==> run a <==
==> flow/design.v <==
`timescale 1ns / 1ps
module OV7670_MemController (
    input  logic        clk,
    input  logic        reset,
    input  logic        href,
    input  logic        vsync,
    input  logic [ 7:0] ov7670_data,
    output logic        we,
    output logic [16:0] wAddr,
    output logic [15:0] wData,
    output logic        camera_dp_en,
    output logic        v_finish_camera,
    output logic [ 9:0] x_pixel_camera,
    output logic [ 9:0] y_pixel_camera
);
    logic [15:0] pixel_data;
    logic [ 9:0] h_counter;   
    logic [ 9:0] v_counter;   
    assign wAddr = v_counter * 320 + h_counter[9:1];
    assign wData = pixel_data;
    assign x_pixel_camera = h_counter / 2;
    assign y_pixel_camera = v_counter;
    assign camera_dp_en = ((x_pixel_camera < 320) && (y_pixel_camera < 240));
    always_ff @(posedge clk, posedge reset) begin
        if (reset) begin
            h_counter  <= 0;
            pixel_data <= 0;
            we         <= 1'b0;
        end else begin
            if (href) begin
                h_counter <= h_counter + 1;
                if (h_counter[0] == 0) begin
                    pixel_data[15:8] <= ov7670_data;
                    we               <= 1'b0;
                end else begin
                    pixel_data[7:0] <= ov7670_data;
                    we              <= 1'b1;
                end
            end else begin
                h_counter <= 0;
                we        <= 1'b0;
            end
        end
    end
    always_ff @(posedge clk, posedge reset) begin
        if (reset) begin
            v_counter <= 0;
        end else begin
            if (vsync) begin
                v_counter <= 0;
            end else begin
                if (h_counter == (320 * 2 - 1)) begin
                    v_counter <= v_counter + 1;
                end
            end
        end
    end
    logic v_sync_flag;
    always_ff @(posedge clk or posedge reset) begin
        if (reset) begin
            v_sync_flag <= 0;
            v_finish_camera <= 0;
        end else if (vsync) begin
            if (!v_sync_flag) begin
                v_sync_flag <= 1;
                v_finish_camera <= 1;
            end else begin
                v_finish_camera <= 0;
            end
        end else begin
            v_sync_flag <= 0;
            v_finish_camera <= 0;
        end
    end
endmodule
module negedge_detect (
    input  logic clk,
    input  logic reset,
    input  logic x,
    output logic o_tick
);
    logic tmp_reg;
    always_ff @(posedge clk or posedge reset) begin
        if (reset) begin
            tmp_reg <= 0;
        end else begin
            tmp_reg <= x;
        end
    end
    assign o_tick = (~x) & tmp_reg;
endmodule
`timescale 1ns / 1ps
module rgb_to_hsv (
    input  logic [4:0] r_data,
    input  logic [5:0] g_data,
    input  logic [4:0] b_data,
    output logic [1:0] r_g_decision,     
    output logic [7:0] s_data,
    output logic [7:0] v_data
);
    localparam GREEN_R_MAX_THRESHOLD = 120;
    localparam GREEN_G_MIN_THRESHOLD = 180;
    localparam GREEN_B_MAX_THRESHOLD = 120;
    localparam RED_R_MIN_THRESHOLD = 190;
    localparam RED_G_MAX_THRESHOLD = 100;
    localparam RED_B_MAX_THRESHOLD = 100;
    logic [7:0] r_8b;
    logic [7:0] g_8b;
    logic [7:0] b_8b;
    logic [7:0] max_val;
    logic [7:0] min_val;
    assign r_8b = {r_data, r_data[4:2]};
    assign g_8b = {g_data, g_data[5:4]};
    assign b_8b = {b_data, b_data[4:2]};
    always_comb begin
        if ((g_8b >= GREEN_G_MIN_THRESHOLD) && (r_8b <= GREEN_R_MAX_THRESHOLD) && (b_8b <= GREEN_B_MAX_THRESHOLD)) begin
            r_g_decision = 1;
        end
        else if ((r_8b >= RED_R_MIN_THRESHOLD) && (g_8b <= RED_G_MAX_THRESHOLD) && (b_8b <= RED_B_MAX_THRESHOLD)) begin
            r_g_decision = 0;
        end else begin
            r_g_decision = 2;
        end
    end
    find_max_val U_MAX_VAL (
        .x1 (r_8b),
        .x2 (g_8b),
        .x3 (b_8b),
        .max(max_val)
    );
    find_min_val U_MIN_VAL (
        .x1 (r_8b),
        .x2 (g_8b),
        .x3 (b_8b),
        .min(min_val)
    );
    assign v_data = max_val;
    always_comb begin
        if (!max_val) begin
            s_data = 0;
        end else begin
            s_data = ((max_val - min_val) * 255) / max_val;
        end
    end
endmodule
module find_max_val (
    input  logic [7:0] x1,
    input  logic [7:0] x2,
    input  logic [7:0] x3,
    output logic [7:0] max
);
    logic [7:0] temp_max;
    assign temp_max = (x1 > x2) ? x1 : x2;
    assign max = (temp_max > x3) ? temp_max : x3;
endmodule
module find_min_val (
    input  logic [7:0] x1,
    input  logic [7:0] x2,
    input  logic [7:0] x3,
    output logic [7:0] min
);
    logic [7:0] temp_min;
    assign temp_min = (x1 < x2) ? x1 : x2;
    assign min = (temp_min < x3) ? temp_min : x3;
endmodule
`timescale 1ns / 1ps
module Label_Gen (
    input  logic [7:0] s_data,
    input  logic [7:0] v_data,
    input  logic [1:0] r_g_decision,
    output logic [2:0] label_data
);
    localparam ROAD = 0;
    localparam WALK_ROAD = 1;
    localparam BACKGROUND = 2;
    localparam CAR = 3;
    localparam HUMAN = 4;
    localparam ROAD_V_THRESHOLD = 38;
    localparam ROAD_S_THRESHOLD = 77;
    localparam WALK_V_THRESHOLD = 179;
    localparam WALK_S_THRESHOLD = 51;
    always_comb begin
        if (r_g_decision == 0) begin
            label_data = CAR;
        end 
        else if (r_g_decision == 1) begin
            label_data = HUMAN;
        end 
        else if ((v_data >= WALK_V_THRESHOLD) && (s_data <= WALK_S_THRESHOLD)) begin
            label_data = WALK_ROAD;
        end
        else if((v_data <= ROAD_V_THRESHOLD) && (s_data <= ROAD_S_THRESHOLD)) begin
            label_data = ROAD;
        end 
        else begin
            label_data = BACKGROUND;
        end
    end
endmodule
`timescale 1ns / 1ps
module cam_pixel_labeler (
    input  logic        clk,
    input  logic        reset,
    input  logic        href,
    input  logic        vsync,
    input  logic [ 7:0] ov7670_data,
    output logic        we,
    output logic [16:0] wAddr,
    output logic [ 2:0] label_data,
    output logic        camera_dp_en,
    output logic        v_finish_camera,
    output logic [ 9:0] x_pixel_camera,
    output logic [ 9:0] y_pixel_camera
);
    logic [15:0] ov7670_wData;
    logic [ 1:0] r_g_decision;
    logic [ 7:0] s_data;
    logic [ 7:0] v_data;
    OV7670_MemController U_OV7670_MemController (
        .clk            (clk),
        .reset          (reset),
        .href           (href),
        .vsync          (vsync),
        .ov7670_data    (ov7670_data),
        .we             (we),
        .wAddr          (wAddr),
        .wData          (ov7670_wData),
        .camera_dp_en   (camera_dp_en),
        .v_finish_camera(v_finish_camera),
        .x_pixel_camera (x_pixel_camera),
        .y_pixel_camera (y_pixel_camera)
    );
    rgb_to_hsv U_rgb_to_hsv (
        .r_data      (ov7670_wData[15:11]),
        .g_data      (ov7670_wData[10:5]),
        .b_data      (ov7670_wData[4:0]),
        .s_data      (s_data),
        .v_data      (v_data),
        .r_g_decision(r_g_decision)
    );
    Label_Gen U_Label_Gen (
        .r_g_decision(r_g_decision),
        .s_data      (s_data),
        .v_data      (v_data),
        .label_data  (label_data)
    );
endmodule
==> flow/run.sh <==
#!/bin/bash
# the make line also repeats each setting of config.mk as NAME=value (left out here)
make -C /OpenROAD-flow-scripts/flow DESIGN_CONFIG=/design/flow/config.mk WORK_HOME=/design/flow/orfs CLKGATE_MAP_FILE= finish
==> flow/config.mk <==
export PLATFORM = sky130hd
export DESIGN_NAME = cam_pixel_labeler
export DESIGN_NICKNAME = cam_pixel_labeler
export VERILOG_FILES = /design/flow/design.v
export SDC_FILE = /design/flow/constraint.sdc
export NUM_CORES = 4
export LEC_CHECK = 0
export CAP_MARGIN = 15
export CELL_PAD_IN_SITES_DETAIL_PLACEMENT = 1
export CORE_ASPECT_RATIO = 0.52
export CORE_MARGIN = 2
export CORE_UTILIZATION = 48
export CTS_CLUSTER_SIZE = 55
export GPL_TIMING_DRIVEN = 1
export MIN_ROUTING_LAYER = met2
export PLACE_DENSITY = 0.77
export SETUP_SLACK_MARGIN = 1.7
export SLEW_MARGIN = 40
export TNS_END_PERCENT = 95
==> flow/constraint.sdc <==
create_clock -name core_clock -period 97.1 [get_ports {clk}]
set_input_delay 19.4200 -clock core_clock [delete_from_list [all_inputs] [get_ports {clk}]]
set_output_delay 19.4200 -clock core_clock [all_outputs]
set_load 0.01 [all_outputs]
==> inputs of run b, as changes to run a <==
- CAP_MARGIN: 15 -> 30
- CELL_PAD_IN_SITES_DETAIL_PLACEMENT: 1 -> default
- CORE_ASPECT_RATIO: 0.52 -> default
- CORE_UTILIZATION: 48 -> 69
- CTS_CLUSTER_DIAMETER: default -> 229
- CTS_CLUSTER_SIZE: 55 -> 33
- MAX_ROUTING_LAYER: default -> met4
- MIN_ROUTING_LAYER: met2 -> default
- PLACE_DENSITY: 0.77 -> default
- SETUP_SLACK_MARGIN: 1.7 -> 5.0
- SLEW_MARGIN: 40 -> 25
==> flow/constraint.sdc (replaced) <==
create_clock -name core_clock -period 102.0 [get_ports {clk}]
set_input_delay 20.4000 -clock core_clock [delete_from_list [all_inputs] [get_ports {clk}]]
set_output_delay 20.4000 -clock core_clock [all_outputs]
set_load 0.01 [all_outputs]
==> inputs of run c, as changes to run a <==
- CAP_MARGIN: 15 -> 30
- CELL_PAD_IN_SITES_DETAIL_PLACEMENT: 1 -> default
- CORE_ASPECT_RATIO: 0.52 -> default
- CORE_UTILIZATION: 48 -> 65
- CTS_CLUSTER_SIZE: 55 -> default
- MIN_ROUTING_LAYER: met2 -> default
- PLACE_DENSITY: 0.77 -> default
- SETUP_SLACK_MARGIN: 1.7 -> 5.0
- SLEW_MARGIN: 40 -> 25
==> flow/constraint.sdc (replaced) <==
create_clock -name core_clock -period 102.0 [get_ports {clk}]
set_input_delay 20.4000 -clock core_clock [delete_from_list [all_inputs] [get_ports {clk}]]
set_output_delay 20.4000 -clock core_clock [all_outputs]
set_load 0.01 [all_outputs]
==> inputs of run d, as changes to run a <==
- CAP_MARGIN: 15 -> 30
- CELL_PAD_IN_SITES_DETAIL_PLACEMENT: 1 -> default
- CORE_ASPECT_RATIO: 0.52 -> default
- CORE_UTILIZATION: 48 -> 68
- CTS_CLUSTER_DIAMETER: default -> 229
- CTS_CLUSTER_SIZE: 55 -> 33
- MIN_ROUTING_LAYER: met2 -> default
- PLACE_DENSITY: 0.77 -> default
- SETUP_SLACK_MARGIN: 1.7 -> 5.0
- SLEW_MARGIN: 40 -> 25
==> flow/constraint.sdc (replaced) <==
create_clock -name core_clock -period 102.0 [get_ports {clk}]
set_input_delay 20.4000 -clock core_clock [delete_from_list [all_inputs] [get_ports {clk}]]
set_output_delay 20.4000 -clock core_clock [all_outputs]
set_load 0.01 [all_outputs]
==> summary of the runs <==
- Against run c, the via count of run d is higher by 1.8%.
- First-iteration DRC count: run d is larger than run c (41%).
- Run b died in 5_1_grt (GRT-0232). Run c finished but fails on negative setup slack. Run a ended with an error in 5_1_grt, error GRT-0116. Run d reached the layout checks and failed them: negative setup slack.
- Synthesized cell count is the same in run d and run b.
- In run c the routed wire length is smaller than in run d, by 7.5%.
- Between run c and run d, the lower count of clock-buffer cells in the layout is in run d (gap 1).
- In run c the sequential share of layout area is lower than in run d, by 0.053 points.

==> inputs of violet <==
Starts from the design.v that is shown in full above.
clock: 130.0 ns
lec_check: 0
cap_margin: 30
core_margin: 10
core_utilization: 65
gpl_timing_driven: 1
place_density: 0.77
setup_slack_margin: 5.0
slew_margin: 25
tns_end_percent: 95
run.sh (not shown) runs the stock make flow with config.mk's settings and CLKGATE_MAP_FILE=.
==> fjord: changes against violet <==
CAP_MARGIN = 20   (was 30)
CORE_MARGIN = 2   (was 10)
CORE_UTILIZATION = 70   (was 65)
CTS_CLUSTER_SIZE = 41   (was default)
GPL_TIMING_DRIVEN = default   (was 1)
PLACE_DENSITY = default   (was 0.77)
SETUP_SLACK_MARGIN = default   (was 5.0)
SLEW_MARGIN = 20   (was 25)
TNS_END_PERCENT = 5   (was 95)
==> flow/constraint.sdc (replaced) <==
create_clock -name core_clock -period 126.0 [get_ports {clk}]
set_input_delay 25.2000 -clock core_clock [delete_from_list [all_inputs] [get_ports {clk}]]
set_output_delay 25.2000 -clock core_clock [all_outputs]
set_load 0.01 [all_outputs]
==> comparison table <==
                                                                                 fjord                   violet
Outcome                                                          complete, no violations  complete, no violations
Non-filler cells, final                                                             3634                     3660
Data-path buffer share of cell area in the final layout                            3.18%                    3.29%
Clock-cell share of area                                                          0.579%                   0.702%
# fillers                                                                           2637                     3108
Insertion delay of the later-clocked pin in the worst-skew pair                  0.28 ns                  0.29 ns
Placed insts                                                                        3610                     3627
Flop share of the area                                                             3.89%                    3.85%
Multi-input gate share of total cell area                                          87.7%                    87.5%
DIE HEIGHT                                                                        189 um                   212 um
Clock skew                                                                    0.00721 ns               0.00755 ns
Worst-case setup slack after placement                                           2.45 ns                  5.67 ns
Tap cells                                                                            448                      468
Via count of the first global-routing pass                                         24200                    23500
Routed Wire Length                                                              67300 um                 69000 um
Crit Path Max Fanout                                                                  33                       31
Setup ws final                                                                   6.56 ns                 11.50 ns
Number of ordinary and repair buffers in the finished layout                          88                       93
Wirelength per Cell                                                              18.5 um                  18.8 um
Number of nets in the layout                                                        3529                     3535
Logic cell area                                                                22000 um2                22200 um2

==> v7: inputs <==
// cam_pixel_labeler: RTL as listed in full above, without the edits since
make LEC_CHECK=0 CAP_MARGIN=30 CORE_MARGIN=2 CORE_UTILIZATION=58 GPL_TIMING_DRIVEN=1 PLACE_DENSITY=0.77 SETUP_SLACK_MARGIN=5.0 SLEW_MARGIN=25 TNS_END_PERCENT=95 finish   # period 75.7 ns
==> inputs of v39, as changes to v7 <==
==> flow/config.mk (replaced) <==
export PLATFORM = sky130hd
export DESIGN_NAME = cam_pixel_labeler
export DESIGN_NICKNAME = cam_pixel_labeler
export VERILOG_FILES = /design/flow/design.v
export SDC_FILE = /design/flow/constraint.sdc
export NUM_CORES = 4
export LEC_CHECK = 0
export CAP_MARGIN = 20
export CORE_MARGIN = 2
export CORE_UTILIZATION = 20
export PLACE_DENSITY = 0.88
export SLEW_MARGIN = 0
==> flow/constraint.sdc (replaced) <==
create_clock -name core_clock -period 150.0 [get_ports {clk}]
set_input_delay 30.0000 -clock core_clock [delete_from_list [all_inputs] [get_ports {clk}]]
set_output_delay 30.0000 -clock core_clock [all_outputs]
set_load 0.01 [all_outputs]
==> inputs of v2, as changes to v7 <==
==> flow/config.mk (replaced) <==
export PLATFORM = sky130hd
export DESIGN_NAME = cam_pixel_labeler
export DESIGN_NICKNAME = cam_pixel_labeler
export VERILOG_FILES = /design/flow/design.v
export SDC_FILE = /design/flow/constraint.sdc
export NUM_CORES = 4
export LEC_CHECK = 0
export CAP_MARGIN = 20
export CORE_ASPECT_RATIO = 0.5
export CORE_MARGIN = 2
export CORE_UTILIZATION = 66
export SLEW_MARGIN = 20
export TNS_END_PERCENT = 20
==> flow/constraint.sdc (replaced) <==
create_clock -name core_clock -period 150.0 [get_ports {clk}]
set_input_delay 30.0000 -clock core_clock [delete_from_list [all_inputs] [get_ports {clk}]]
set_output_delay 30.0000 -clock core_clock [all_outputs]
set_load 0.01 [all_outputs]
==> flow_metrics.env <==
# source this file to load flow results
export IMPL_status="complete, no violations"
export IMPL_die_area_um2=123000
export IMPL_core_um2=119000
export IMPL_numPlacedInstances=4772
export IMPL_fp_util_pct=20.1
export IMPL_rows=127
export IMPL_dp_worst_setup_slack_ns=20.75
(the above is from v39)
==> flow_metrics.env <==
# source this file to load flow results
export IMPL_core_um2=35900
export IMPL_critPathCaptureType="output port"
export IMPL_status="complete, no violations"
export IMPL_rows=49
export IMPL_fp_util_pct=66.9
export IMPL_min_delay_path_depth=1
export IMPL_numPlacedInstances=3643
export IMPL_die_area_um2=38000
(the above is from v2)
==> flow_metrics.env <==
# physical design summary
export IMPL_status="stopped before the end"
export IMPL_failing_step="5_1_grt"
export IMPL_error_line="[ERROR GRT-0116] Global routing finished with congestion. Check the congestion regions in the DRC Viewer."
export IMPL_dp_worst_setup_slack_ns=-20.59
export IMPL_rows=74
(the above is from v7)

==> run C: inputs <==
Starts from the design.v that is shown in full above.
Settings: LEC_CHECK=0, CAP_MARGIN=20, CORE_MARGIN=2, CORE_UTILIZATION=71, CTS_CLUSTER_DIAMETER=198, CTS_CLUSTER_SIZE=41, MAX_ROUTING_LAYER=met4, SETUP_SLACK_MARGIN=5.0, SLEW_MARGIN=20; clock period 99.6 ns.
==> run X (differences from run C) <==
- CORE_ASPECT_RATIO: default -> 1.2
- CORE_UTILIZATION: 71 -> 60
- CTS_CLUSTER_DIAMETER: 198 -> default
- CTS_CLUSTER_SIZE: 41 -> default
- MAX_ROUTING_LAYER: met4 -> default
- PLACE_DENSITY_LB_ADDON: default -> 0.0
- SETUP_SLACK_MARGIN: 5.0 -> default
==> flow/constraint.sdc (replaced) <==
create_clock -name core_clock -period 150.0 [get_ports {clk}]
set_input_delay 30.0000 -clock core_clock [delete_from_list [all_inputs] [get_ports {clk}]]
set_output_delay 30.0000 -clock core_clock [all_outputs]
set_load 0.01 [all_outputs]
==> flow_summary.json <==
{
  "status": "stopped before the end",
  "lastStage": "5_1_grt",
  "error": "[ERROR GRT-0232] Routing congestion too high. Check the congestion heatmap in the GUI.",
  "placed_cell_area_mm2": 0.0265,
  "hpwl_um": 55700,
  "grt_overflow": 3005,
  "gr-usage-met3_pct": 82.5,
  "place.gp.congestion": 1.01,
  "preCtsSetupSlack_ns": -4.08,
  "grt_util_met2_pct": 134,
  "core-area_mm2": 0.0334,
  "grt_usage_pct": 105,
  "die_y_um": 188,
  "fp_util_pct": 71.9,
  "cts_setup_buffers": 320
}
That was run C.
==> flow_summary.json <==
{
  "rsz0062_at_grt": "false",
  "place.gp.congestion": 0.957,
  "cts_setup_buffers": 0,
  "core-area_mm2": 0.0396,
  "gr-usage-met3_pct": 1.62,
  "grt_usage_pct": 31.0,
  "grt_overflow": 0,
  "grt_util_met2_pct": 59.6,
  "status": "finished clean",
  "preCtsSetupSlack_ns": 21.06,
  "fp_util_pct": 60.5,
  "placed_cell_area_mm2": 0.0247,
  "die_y_um": 223
}
That was run X.
